Setup of run 1:
Design ntt_16point, start of the top module:
module ntt_16point(
    input wire clk,
    input wire rst,
    input wire start,
    input wire [111:0] data_in,
    output reg done,
    output reg [6:0] result_0,
    output reg [6:0] result_1,
    output reg [6:0] result_2,
    output reg [6:0] result_3,
    output reg [6:0] result_4,
    output reg [6:0] result_5,
    output reg [6:0] result_6,
    output reg [6:0] result_7,
    output reg [6:0] result_8,
    output reg [6:0] result_9,
    output reg [6:0] result_10,
    output reg [6:0] result_11,
    output reg [6:0] result_12,
    output reg [6:0] result_13,
    output reg [6:0] result_14,
    output reg [6:0] result_15
);
    localparam Q = 97;
    wire [6:0] omega [0:15];
    wire [6:0] input_data [0:15];
    reg [6:0] data [0:15];
    reg [3:0] stage;
    reg [4:0] i;
    reg computing;
    reg [3:0] m, k, j;
    reg [6:0] t, u, tw;
    reg [4:0] twiddle_idx;
    assign omega[0] = 1;
    assign omega[1] = 27;
    assign omega[2] = 50;
    assign omega[3] = 41;
    assign omega[4] = 96;
    assign omega[5] = 70;
    assign omega[6] = 47;
    assign omega[7] = 56;
    assign omega[8] = 1;
    assign omega[9] = 27;
    assign omega[10] = 50;
    assign omega[11] = 41;
    assign omega[12] = 96;
    assign omega[13] = 70;
    assign omega[14] = 47;
    assign omega[15] = 56;
    genvar gk;
    generate
        for (gk = 0; gk < 16; gk = gk + 1) begin : g_in
            assign input_data[gk] = data_in[7*gk +: 7];
        end
    endgenerate
    function [6:0] mod_mult;
        input [6:0] a;
        input [6:0] b;
        reg [13:0] temp;
        begin
            temp = a * b;
            mod_mult = temp % Q;
        end
    endfunction
  ...
make LEC_CHECK=0 CAP_MARGIN=20 CORE_MARGIN=2 CORE_UTILIZATION=60 PLACE_DENSITY=0.37 SLEW_MARGIN=20 finish   # period 17.9 ns
run.sh (not shown) runs the stock make flow with config.mk's settings and CLKGATE_MAP_FILE=.
What run 2 does differently from run 1 at the input level:
Settings: TNS_END_PERCENT: unset -> 5; PLACE_DENSITY: 0.37 -> unset; CORE_UTILIZATION: 60 -> 58; SETUP_SLACK_MARGIN: unset -> 2.37; CTS_CLUSTER_SIZE: unset -> 88; the clock period (ns, I/O delays scaled along): 17.9 -> 8.72.
### Flow results
Run 2 is listed as incomplete: the tool reported an error in global routing and the run ended there.
Summary — post-cts sizing count, run 2 relative to run 1: higher, by 96.
Run 2: post-detailed-placement half-perimeter wirelength 14% above run 1
Comparing run 1 against run 2, there is no change at all in part of the Yosys area used for sequential elements.
Compare run 1 and run 2 | row count lower: run 1
Modified inputs, run 3 compared to run 2
Settings: SETUP_SLACK_MARGIN removed (was 2.37); TNS_END_PERCENT removed (was 5); CORE_UTILIZATION changed from 58 to 56; CTS_CLUSTER_SIZE removed (was 88).
Results
- What the final checks of run 3 revealed, after a flow that finished every stage, was a layout that fails on capacitance limit, slew limit, setup timing.
- Of the two candidates, run 2 has the better area of the core region and run 3 the worse one.
- Vertical die dimension of run 3 exceeds that of run 2 slightly.
- Of run 3 and run 2, it is run 3 that has the higher die size.
diff inputs: run 3 => run 4
Settings: CAP_MARGIN now 25, was 20; HOLD_SLACK_MARGIN now -0.03, previously not set; CTS_CLUSTER_SIZE now 15, previously not set; CORE_UTILIZATION now 40, was 56; the clock period (ns, I/O delays scaled along) now 16.0, was 8.72.
- Run 4 was carried through to the last stage, and its layout satisfied the timing, DRC and antenna checks.
- The wire length on met2 of run 4 is lower than that of run 3.
- In the metrics for run 4 and run 3, the one carrying the higher end-of-flow core utilization is run 3.
- Run 4 vs. run 3: sequential share of layout area went up 4.3 points; final net count went down about 14%; static leakage power went down 20%.

========
## run a
ntt_16point again, from the RTL that the note above started with.
make LEC_CHECK=0 CAP_MARGIN=20 CORE_MARGIN=2 CORE_UTILIZATION=69 CTS_CLUSTER_DIAMETER=354 CTS_CLUSTER_SIZE=94 PLACE_DENSITY=0.38 SETUP_SLACK_MARGIN=1.87 SLEW_MARGIN=20 TNS_END_PERCENT=10 finish   # period 8.16 ns
For run a, the flow was terminated by a tool error in 4_1_cts and produced no final design.
### run a -> run b
- CTS_CLUSTER_SIZE: 94 -> unset
- CTS_CLUSTER_DIAMETER: 354 -> unset
- TNS_END_PERCENT: 10 -> unset
- PLACE_DENSITY: 0.38 -> unset
- CORE_UTILIZATION: 69 -> 58
- SETUP_SLACK_MARGIN: 1.87 -> 2.37
- the clock period (ns, I/O delays scaled along): 8.16 -> 16.0
Findings:
- Run b: flow completed, timing, DRC and antenna clean
- Run b vs. run a: count of distinct cell types in the synthesized netlist saw little to no change, placed wire-length estimate after detailed placement saw a decrease.
- Diff run b..run a | adder and majority cell fraction of the synthesized area | unchanged
- Per the comparison of run b with run a, synthesized area per cell held, area after synthesis held, number of port buffers held, worst setup slack before clock tree synthesis went up 7.91 ns, final weighted congestion of routability-driven global placement went down about 10%.
- For core area, dividing the value from run b by the value from run a gives 1.19.
- When the final numbers for run b and run a were put side by side, the vertical die dimension turned out to be greater in run b.
- Floorplan core density is higher on run a
Power is estimated from default activity; no workload was simulated.
